Setup of exp/fjord:
// topmodule
module topmodule( input clk,
input rst,
output [3:0] anode,
output [7:0] cathode,
input B1, B2, B3, B4,
input [4:0] operation);
wire refreshclock;
wire refreshtick;
wire [1:0] refreshcounter;
wire [3:0] digit1;
wire [3:0] digit2;
wire [3:0] digit3;
wire [3:0] digit4;
wire [7:0] digit1disp;
wire [7:0] digit2disp;
wire [7:0] digit3disp;
wire [7:0] digit4disp;
wire dot;
wire [3:0] final1, final2, final3, final4; 
wire [13:0] result;     
wire negative_sign;                
clockDivider refreshclockGenerator( .clk(clk),.clk_out(refreshclock),.tick(refreshtick),.rst(rst));
refreshCounter counter(.clk(clk),.rst(rst),.en(refreshtick),.refreshcounter(refreshcounter));
anodeControl anodeControl(.refreshcounter(refreshcounter),.anode(anode));
increment case1(.clk(clk), .en(refreshtick), .rst(rst),.button(B1),.in(digit1));
increment case2(.clk(clk), .en(refreshtick), .rst(rst),.button(B2),.in(digit2));
increment case3(.clk(clk), .en(refreshtick), .rst(rst),.button(B3),.in(digit3));
increment case4(.clk(clk), .en(refreshtick), .rst(rst),.button(B4),.in(digit4));
operations operate(.clk(clk), .en(refreshtick),.operation(operation), .reset(rst), .dig1(digit1), .dig2(digit2), .dig3(digit3),.dig4(digit4), .result(result), .negative_sign(negative_sign),.dot(dot));
seperate_results seperate(.clk(clk), .en(refreshtick), .result(result), .final1(final1), .final2(final2), .final3(final3), .final4(final4));
seven_seg display1(.clk(clk), .en(refreshtick),.in(final1),.dot(1'b1),.rst(rst),.out(digit1disp));
seven_seg display2(.clk(clk), .en(refreshtick),.in(final2),.dot(1'b1),.rst(rst),.out(digit2disp));
  ...
For scale: roughly 140 flip-flops, roughly 20000 um2 of cells after synthesis.
clock: 20.8 ns
lec_check: 0
abc_area: 1
cap_margin: 20
cell_pad_in_sites_detail_placement: 0
cell_pad_in_sites_global_placement: 0
core_aspect_ratio: 0.67
core_margin: 2
core_utilization: 69
hold_slack_margin: -0.09
max_routing_layer: met5
min_routing_layer: met1
place_density: 0.65
setup_slack_margin: -0.17
slew_margin: 30
run.sh (not shown) runs the stock make flow with config.mk's settings and CLKGATE_MAP_FILE=.
What ended exp/fjord was a tool error in 5_1_grt; the run never finished.
The inputs of exp/juniper differ from those of exp/fjord as listed below.
==> flow/config.mk <==
export PLATFORM = sky130hd
export DESIGN_NAME = topmodule
export DESIGN_NICKNAME = topmodule
export VERILOG_FILES = /design/flow/design.v
export SDC_FILE = /design/flow/constraint.sdc
export NUM_CORES = 4
export LEC_CHECK = 0
export ABC_AREA = 1
export CAP_MARGIN = 20
export CELL_PAD_IN_SITES_DETAIL_PLACEMENT = 2
export CELL_PAD_IN_SITES_GLOBAL_PLACEMENT = 3
export CORE_ASPECT_RATIO = 0.67
export CORE_MARGIN = 2
export CORE_UTILIZATION = 32
export MAX_ROUTING_LAYER = met5
export MIN_ROUTING_LAYER = met1
export PLACE_DENSITY = 0.42
export SETUP_SLACK_MARGIN = 5.0
export SLEW_MARGIN = 30
==> flow/constraint.sdc <==
create_clock -name core_clock -period 23.5 [get_ports {clk}]
set_input_delay 4.7000 -clock core_clock [delete_from_list [all_inputs] [get_ports {clk}]]
set_output_delay 4.7000 -clock core_clock [all_outputs]
set_load 0.01 [all_outputs]
==> results <==
- Higher worst setup slack after placement goes to exp/juniper over exp/fjord.
- [flow] exp/juniper | stages: complete | final checks: fail | reason: negative setup slack
- Re horizontal die dimension: exp/juniper and exp/fjord aren't equal, and the lower value belongs to exp/fjord.
- Between exp/juniper and exp/fjord, it is exp/juniper whose number of rows in the core area is higher, by 47%.
- Changes observed in exp/juniper relative to exp/fjord: proportion of synthesized flip-flops having asynchronous set or reset barely changed, estimated wirelength of the detail-placed design climbed 17 mm, post-synthesis instance total barely changed, portion of netlist area occupied by mux cells barely changed.
Inputs modified between exp/juniper and exp/garnet:
==> flow/config.mk <==
export PLATFORM = sky130hd
export DESIGN_NAME = topmodule
export DESIGN_NICKNAME = topmodule
export VERILOG_FILES = /design/flow/design.v
export SDC_FILE = /design/flow/constraint.sdc
export NUM_CORES = 4
export LEC_CHECK = 0
export ABC_AREA = 1
export CAP_MARGIN = 20
export CELL_PAD_IN_SITES_DETAIL_PLACEMENT = 0
export CELL_PAD_IN_SITES_GLOBAL_PLACEMENT = 3
export CORE_ASPECT_RATIO = 1.49
export CORE_MARGIN = 2
export CORE_UTILIZATION = 72
export CTS_CLUSTER_DIAMETER = 215
export MAX_ROUTING_LAYER = met4
export MIN_ROUTING_LAYER = met1
export PLACE_DENSITY = 0.35
export SETUP_SLACK_MARGIN = 5.0
export SLEW_MARGIN = 30
==> flow/constraint.sdc <==
create_clock -name core_clock -period 25.6 [get_ports {clk}]
set_input_delay 5.1200 -clock core_clock [delete_from_list [all_inputs] [get_ports {clk}]]
set_output_delay 5.1200 -clock core_clock [all_outputs]
set_load 0.01 [all_outputs]
==> comparison <==
exp/garnet did not finish; a tool error ended it in 3_1_place_gp_skip_io. Placement row count: exp/garnet < exp/juniper. Between exp/garnet and exp/juniper, it is exp/garnet whose vertical die dimension is lower, by 0.57%. STATUS core area: exp/garnet wins against exp/juniper. ~same post-synthesis net count in exp/juniper and exp/garnet.
